==> run P: inputs <==
// filtro_fir
module filtro_fir
  #(
    parameter WW_INPUT  = 8,
    parameter WW_OUTPUT = 8
    ) 
   (
    input 			  clk,
    input 			  i_en,
    input 			  i_srst,
    input signed [ WW_INPUT-1:0]  i_data,
    output signed [WW_OUTPUT-1:0] o_data
    );
clock: 1.42 ns
lec_check: 0
cap_margin: 5
core_margin: 2
core_utilization: 72
cts_cluster_diameter: 363
cts_cluster_size: 20
hold_slack_margin: -0.07
setup_slack_margin: 0.2
slew_margin: 40
run.sh (not shown) runs the stock make flow with config.mk's settings and CLKGATE_MAP_FILE=.
==> inputs of run E, as changes to run P <==
ABC_AREA = 0   (was default)
CAP_MARGIN = 20   (was 5)
CELL_PAD_IN_SITES_DETAIL_PLACEMENT = 0   (was default)
CORE_ASPECT_RATIO = 1.19   (was default)
CORE_MARGIN = 4   (was 2)
CORE_UTILIZATION = 20   (was 72)
CTS_CLUSTER_DIAMETER = default   (was 363)
CTS_CLUSTER_SIZE = default   (was 20)
GPL_ROUTABILITY_DRIVEN = 1   (was default)
GPL_TIMING_DRIVEN = 0   (was default)
HOLD_SLACK_MARGIN = default   (was -0.07)
SETUP_SLACK_MARGIN = default   (was 0.2)
SLEW_MARGIN = 20   (was 40)
==> flow/constraint.sdc (replaced) <==
create_clock -name core_clock -period 5.98 [get_ports {clk}]
set_input_delay 1.1960 -clock core_clock [delete_from_list [all_inputs] [get_ports {clk}]]
set_output_delay 1.1960 -clock core_clock [all_outputs]
set_load 0.01 [all_outputs]
==> notes <==
- Run P did not get past global routing (5_1_grt) with DPL-0038. Run E went through all stages and came out clean.
- Synthesized cell count is the same in run E and run P.
- Die size: run P is lower than run E (about 70%).
- Synthesized area is the same in run E and run P.
==> figures <==
Count of hold buffers inserted by post-cts repair: run P 0; run E 0
Result of the run: run P did not finish; run E complete, no violations
Failing step: run P global routing (5_1_grt); run E -
Vert. Die Dim: run P 166 um; run E 344 um
Buffers added on ports: run P 18; run E 15
Core Region: run P 25900 um2; run E 93400 um2
Placed Cells incl. Taps: run P 2393; run E 3073
Number of cells upsized or downsized after cts: run P 254; run E 0
Cell taking the most area after synthesis: run P dfxtp_1; run E dfxtp_1
Number of rows in the core area: run P 59; run E 122
Buffers inserted during post-CTS setup optimization: run P 51; run E 0
DPL Wire Length: run P 32.1 mm; run E 29.5 mm
Cell total in the yosys stat output: run P 1818; run E 1818
Final weighted congestion in routability-driven placement: run P 0.863; run E 0.763
Most frequent cell after synthesis: run P dfxtp_1; run E dfxtp_1
TritonCTS Buffers: run P 24; run E 39
Fp_density: run P 0.731; run E 0.203
Worst slack at placement: run P -2.95 ns; run E 1.13 ns
H-tree depth: run P 1; run E 2
Post-detailed-placement cell area: run P 22400 um2; run E 20600 um2
Chip Width: run P 166 um; run E 290 um
Number of buffers on the longest clock path: run P 3; run E 3
Total die area: run P 27600 um2; run E 99700 um2

==> job 8965: inputs <==
Starting RTL as in the previous note.
Design filtro_fir, start of the top module:
module filtro_fir
  #(
    parameter WW_INPUT  = 8,
    parameter WW_OUTPUT = 8
    ) 
   (
    input 			  clk,
    input 			  i_en,
    input 			  i_srst,
    input signed [ WW_INPUT-1:0]  i_data,
    output signed [WW_OUTPUT-1:0] o_data
    );
Settings: LEC_CHECK=0, CAP_MARGIN=5, CORE_MARGIN=2, CORE_UTILIZATION=72, CTS_CLUSTER_DIAMETER=363, CTS_CLUSTER_SIZE=20, HOLD_SLACK_MARGIN=0.29, SETUP_SLACK_MARGIN=0.26, SLEW_MARGIN=20; clock period 1.42 ns.
==> job 5497 (differences from job 8965) <==
- ABC_AREA: not set -> 1
- CAP_MARGIN: 5 -> 20
- CORE_UTILIZATION: 72 -> 43
- CTS_CLUSTER_DIAMETER: 363 -> not set
- CTS_CLUSTER_SIZE: 20 -> not set
- HOLD_SLACK_MARGIN: 0.29 -> not set
- SETUP_SLACK_MARGIN: 0.26 -> not set
==> flow/constraint.sdc (replaced) <==
create_clock -name core_clock -period 2.16 [get_ports {clk}]
set_input_delay 0.4320 -clock core_clock [delete_from_list [all_inputs] [get_ports {clk}]]
set_output_delay 0.4320 -clock core_clock [all_outputs]
set_load 0.01 [all_outputs]
==> run_summary.xml <==
<?xml version="1.0" encoding="UTF-8"?>
<metrics>
  <group name="outcome">
    <metric name="run_status" unit="">complete, but fails checks</metric>
    <metric name="violatedChecks" unit="">setup timing</metric>
  </group>
  <group name="clocking">
    <metric name="cts_setup_buffers" unit="">12</metric>
  </group>
  <group name="final_timing">
    <metric name="fin_ws" unit="ns">-1.52</metric>
    <metric name="setup-violations-final" unit="">35</metric>
  </group>
  <group name="placed_design">
    <metric name="preCtsSetupSlack" unit="ns">-1.50</metric>
    <metric name="gp_congestion" unit="">0.837</metric>
    <metric name="dpl.cell_count" unit="">2785</metric>
  </group>
  <group name="synth">
    <metric name="synth.distinct_cells" unit="">40</metric>
  </group>
</metrics>
[end of results for job 5497]
==> run_summary.xml <==
<?xml version="1.0" encoding="UTF-8"?>
<metrics>
  <group name="outcome">
    <metric name="stop_error" unit="">[ERROR DPL-0038] Utilization greater than 100%, impossible to legalize</metric>
    <metric name="failing_step" unit="">5_1_grt</metric>
    <metric name="run_status" unit="">stopped before the end</metric>
  </group>
  <group name="placed_design">
    <metric name="gp_congestion" unit="">0.875</metric>
    <metric name="preCtsSetupSlack" unit="ns">-3.06</metric>
  </group>
  <group name="synth">
    <metric name="synth.distinct_cells" unit="">52</metric>
  </group>
</metrics>
[end of results for job 8965]

==> inputs of build 63 <==
==> flow/design.v <==
module SatTruncFP
  #(
    parameter	NB_XI  	= 20,
    parameter	NBF_XI	= 12,
    parameter	NB_XO	= 8,
    parameter	NBF_XO	= 6
    )
   (
    input [(NB_XI)-1:0]  i_data,
    output [(NB_XO)-1:0] o_data
    );
   localparam	NBI_XI	=	NB_XI	-	NBF_XI;
   localparam	NBI_XO	=	NB_XO	-	NBF_XO;
   wire [NB_XO-1:0] 	 aux_Sat;
   wire [NBF_XO-1:0] 	 aux_trunc;
   wire 		 condicion;
   wire [NB_XO-1:0] 	 resultado1;
   wire [NB_XO-1:0] 	 resultado2;
	generate
	   if (NBF_XI >= NBF_XO)
	     begin
		assign	aux_trunc = i_data[(NBF_XI-1):(NBF_XI - NBF_XO)];
	     end
	   else
	     begin
		assign	aux_trunc = {i_data[NBF_XI-1:0],{(NBF_XO - NBF_XI){1'b0}}};
	     end
	   if (NBI_XI > NBI_XO)
	     begin
		assign	condicion		=	(i_data[(NB_XI-2)-:(NBI_XI-NBI_XO)] == {(NBI_XI-NBI_XO){i_data[NB_XI-1]}});
		assign	resultado1		=	{i_data[(NB_XI-1)],{(NB_XO-1){~i_data[(NB_XI-1)]}}};
		assign	resultado2		=	{i_data[(NB_XI-1)],i_data[NBF_XI +:NBI_XO-1],aux_trunc};
		assign	aux_Sat			=	condicion	?	resultado2	:	resultado1;
	     end
	   else
	     begin
		if (NBI_XO == NBI_XI)
                  assign  aux_Sat = {i_data[(NB_XI-1)-:NBI_XI],aux_trunc};
		else
		  assign  aux_Sat	= {{(NBI_XO - NBI_XI){i_data[NB_XI-1]}},i_data[(NB_XI-1)-:NBI_XI],aux_trunc};
	     end
	endgenerate
   assign	o_data=aux_Sat;
endmodule
module filtro_fir
  #(
    parameter WW_INPUT  = 8,
    parameter WW_OUTPUT = 8
    ) 
   (
    input 			  clk,
    input 			  i_en,
    input 			  i_srst,
    input signed [ WW_INPUT-1:0]  i_data,
    output signed [WW_OUTPUT-1:0] o_data
    );
  localparam WW_COEFF = 8;
   reg  signed [WW_INPUT           -1:0] register [14:1];
   wire signed [         WW_COEFF  -1:0] coeff    [14:0];
   wire signed [WW_INPUT+WW_COEFF  -1:0] prod     [14:0];
   wire signed [WW_INPUT+WW_COEFF+1-1:0] sum      [8:1]; 
   wire signed [WW_INPUT+WW_COEFF+2-1:0] sum1     [4:1]; 
   wire signed [WW_INPUT+WW_COEFF+3-1:0] sum2     [2:1]; 
   wire signed [WW_INPUT+WW_COEFF+4-1:0] sum3; 
   reg signed [WW_INPUT+WW_COEFF   -1:0] prod_d   [14:0];
   reg signed [WW_INPUT+WW_COEFF+4 -1:0] sum3_d;
   reg signed [WW_INPUT+WW_COEFF+1 -1:0] sum_d    [8:1];
    assign coeff[ 0] = 8'hFF;
    assign coeff[ 1] = 8'hFF;
    assign coeff[ 2] = 8'hFF;
    assign coeff[ 3] = 8'h00;
    assign coeff[ 4] = 8'h03;
    assign coeff[ 5] = 8'h08;
    assign coeff[ 6] = 8'h0D;
    assign coeff[ 7] = 8'h10;
    assign coeff[ 8] = 8'h0D;
    assign coeff[ 9] = 8'h08;
    assign coeff[10] = 8'h03;
    assign coeff[11] = 8'h00;
    assign coeff[12] = 8'hFF;
    assign coeff[13] = 8'hFF;
    assign coeff[14] = 8'hFF;
  always @(posedge clk) begin
    if (i_srst == 1'b1) begin
      register[ 1] <= {WW_INPUT{1'b0}};
      register[ 2] <= {WW_INPUT{1'b0}};
      register[ 3] <= {WW_INPUT{1'b0}};
      register[ 4] <= {WW_INPUT{1'b0}};
      register[ 5] <= {WW_INPUT{1'b0}};
      register[ 6] <= {WW_INPUT{1'b0}};
      register[ 7] <= {WW_INPUT{1'b0}};
      register[ 8] <= {WW_INPUT{1'b0}};
      register[ 9] <= {WW_INPUT{1'b0}};
      register[10] <= {WW_INPUT{1'b0}};
      register[11] <= {WW_INPUT{1'b0}};
      register[12] <= {WW_INPUT{1'b0}};
      register[13] <= {WW_INPUT{1'b0}};
      register[14] <= {WW_INPUT{1'b0}};
    end else begin
      if (i_en == 1'b1) begin
        register[ 1] <= i_data;
        register[ 2] <= register[ 1];
        register[ 3] <= register[ 2];
        register[ 4] <= register[ 3];
        register[ 5] <= register[ 4];
        register[ 6] <= register[ 5];
        register[ 7] <= register[ 6];
        register[ 8] <= register[ 7];
        register[ 9] <= register[ 8];
        register[10] <= register[ 9];
        register[11] <= register[10];
        register[12] <= register[11];
        register[13] <= register[12];
	    register[14] <= register[13];
      end
    end
  end
  assign prod[ 0] = coeff[ 0] * i_data;
  assign prod[ 1] = coeff[ 1] * register[ 1];
  assign prod[ 2] = coeff[ 2] * register[ 2];
  assign prod[ 3] = coeff[ 3] * register[ 3];
  assign prod[ 4] = coeff[ 4] * register[ 4];
  assign prod[ 5] = coeff[ 5] * register[ 5];
  assign prod[ 6] = coeff[ 6] * register[ 6];
  assign prod[ 7] = coeff[ 7] * register[ 7];
  assign prod[ 8] = coeff[ 8] * register[ 8];
  assign prod[ 9] = coeff[ 9] * register[ 9];
  assign prod[10] = coeff[10] * register[10];
  assign prod[11] = coeff[11] * register[11];
  assign prod[12] = coeff[12] * register[12];
  assign prod[13] = coeff[13] * register[13];
  assign prod[14] = coeff[14] * register[14];
  always@(posedge clk) begin
    prod_d[ 0] <= prod[ 0];
    prod_d[ 1] <= prod[ 1];
    prod_d[ 2] <= prod[ 2];
    prod_d[ 3] <= prod[ 3];
    prod_d[ 4] <= prod[ 4];
    prod_d[ 5] <= prod[ 5];
    prod_d[ 6] <= prod[ 6];
    prod_d[ 7] <= prod[ 7];
    prod_d[ 8] <= prod[ 8];
    prod_d[ 9] <= prod[ 9];
    prod_d[10] <= prod[10];
    prod_d[11] <= prod[11];
    prod_d[12] <= prod[12];
    prod_d[13] <= prod[13];
    prod_d[14] <= prod[14];
  end
  assign sum[ 1] = prod_d[ 0] + prod_d[ 1]; 
  assign sum[ 2] = prod_d[ 2] + prod_d[ 3];
  assign sum[ 3] = prod_d[ 4] + prod_d[ 5];
  assign sum[ 4] = prod_d[ 6] + prod_d[ 7];
  assign sum[ 5] = prod_d[08] + prod_d[ 9];
  assign sum[ 6] = prod_d[10] + prod_d[11];
  assign sum[ 7] = prod_d[12] + prod_d[13];
  assign sum[ 8] = {prod_d[14][WW_INPUT+WW_COEFF-1],prod_d[14]};
  always@(posedge clk) begin
    sum_d[1] <= sum[1];
    sum_d[2] <= sum[2];
    sum_d[3] <= sum[3];
    sum_d[4] <= sum[4];
    sum_d[5] <= sum[5];
    sum_d[6] <= sum[6];
    sum_d[7] <= sum[7];
    sum_d[8] <= sum[8];
  end
  assign sum1[ 1] = sum_d[ 1] + sum_d[ 2]; 
  assign sum1[ 2] = sum_d[ 3] + sum_d[ 4];
  assign sum1[ 3] = sum_d[ 5] + sum_d[ 6];
  assign sum1[ 4] = sum_d[ 7] + sum_d[ 8];
  assign sum2[ 1] = sum1[ 1] + sum1[ 2]; 
  assign sum2[ 2] = sum1[ 3] + sum1[ 4];
  assign sum3 = sum2[ 1] + sum2[ 2]; 
  always@(posedge clk)
    sum3_d <= sum3;
  SatTruncFP
	inst_SatTruncFP_dataB
	(
	  .i_data(	sum3_d	),
	  .o_data(	o_data	)
	);
endmodule
==> flow/run.sh <==
#!/bin/bash
# the make line also repeats each setting of config.mk as NAME=value (left out here)
make -C /OpenROAD-flow-scripts/flow DESIGN_CONFIG=/design/flow/config.mk WORK_HOME=/design/flow/orfs CLKGATE_MAP_FILE= finish
==> flow/config.mk <==
export PLATFORM = sky130hd
export DESIGN_NAME = filtro_fir
export DESIGN_NICKNAME = filtro_fir
export VERILOG_FILES = /design/flow/design.v
export SDC_FILE = /design/flow/constraint.sdc
export NUM_CORES = 4
export LEC_CHECK = 0
export ABC_AREA = 1
export CAP_MARGIN = 20
export CORE_MARGIN = 2
export CORE_UTILIZATION = 72
export CTS_CLUSTER_DIAMETER = 350
export CTS_CLUSTER_SIZE = 13
export HOLD_SLACK_MARGIN = 0.29
export PLACE_DENSITY_LB_ADDON = 0.16
export SETUP_SLACK_MARGIN = 0.25
export SLEW_MARGIN = 20
export TNS_END_PERCENT = 60
==> flow/constraint.sdc <==
create_clock -name core_clock -period 2.67 [get_ports {clk}]
set_input_delay 0.5340 -clock core_clock [delete_from_list [all_inputs] [get_ports {clk}]]
set_output_delay 0.5340 -clock core_clock [all_outputs]
set_load 0.01 [all_outputs]
==> inputs of trial 29, as changes to build 63 <==
Settings changed: ABC_AREA 1 to not set, CORE_UTILIZATION 72 to 40, CTS_CLUSTER_DIAMETER 350 to not set, CTS_CLUSTER_SIZE 13 to not set, HOLD_SLACK_MARGIN 0.29 to not set, PLACE_DENSITY_LB_ADDON 0.16 to not set, SETUP_SLACK_MARGIN 0.25 to 1.16, TNS_END_PERCENT 60 to not set.
==> flow/constraint.sdc (replaced) <==
create_clock -name core_clock -period 4.81 [get_ports {clk}]
set_input_delay 0.9620 -clock core_clock [delete_from_list [all_inputs] [get_ports {clk}]]
set_output_delay 0.9620 -clock core_clock [all_outputs]
set_load 0.01 [all_outputs]
==> results <==
|  | build 63 | trial 29 |
|---|---|---|
| Met3 Resource Use GR | 0.0442 | 0.0217 |
| Run status | finished with violations | no timing/DRC/antenna violations |
| Violated checks | setup timing | - |
| Layout Utilization | 0.840 | 0.463 |
| Placed Cells | 2485 | 2407 |
| Crit path to | sum3_d[19] | sum3_d[18] |
| Non-clock inverter count in the final layout | 411 | 337 |
| Finish-stage setup viols | 16 | 0 |
| Top achievable clock speed | 271 MHz | 231 MHz |
| Final setup margin | -1020 ps | 488 ps |
| Register-to-Register Path Depth | 14 | 17 |
| Mean instance size in the synthesized netlist | 9.22 µm² | 10.4 µm² |
| Estimated wirelength of the detail-placed design | 31000 µm | 27500 µm |
| Hold Crit Endpoint | sum_d[5][0] | sum_d[2][2] |
| CP peak stage delay | 520 ps | 530 ps |
| Register fraction of the total cell area | 0.368 | 0.381 |
| First-pass iteration count of the detailed router | 5 | 17 |
| Sum of buffers and inverters on the critical path | 4 | 5 |
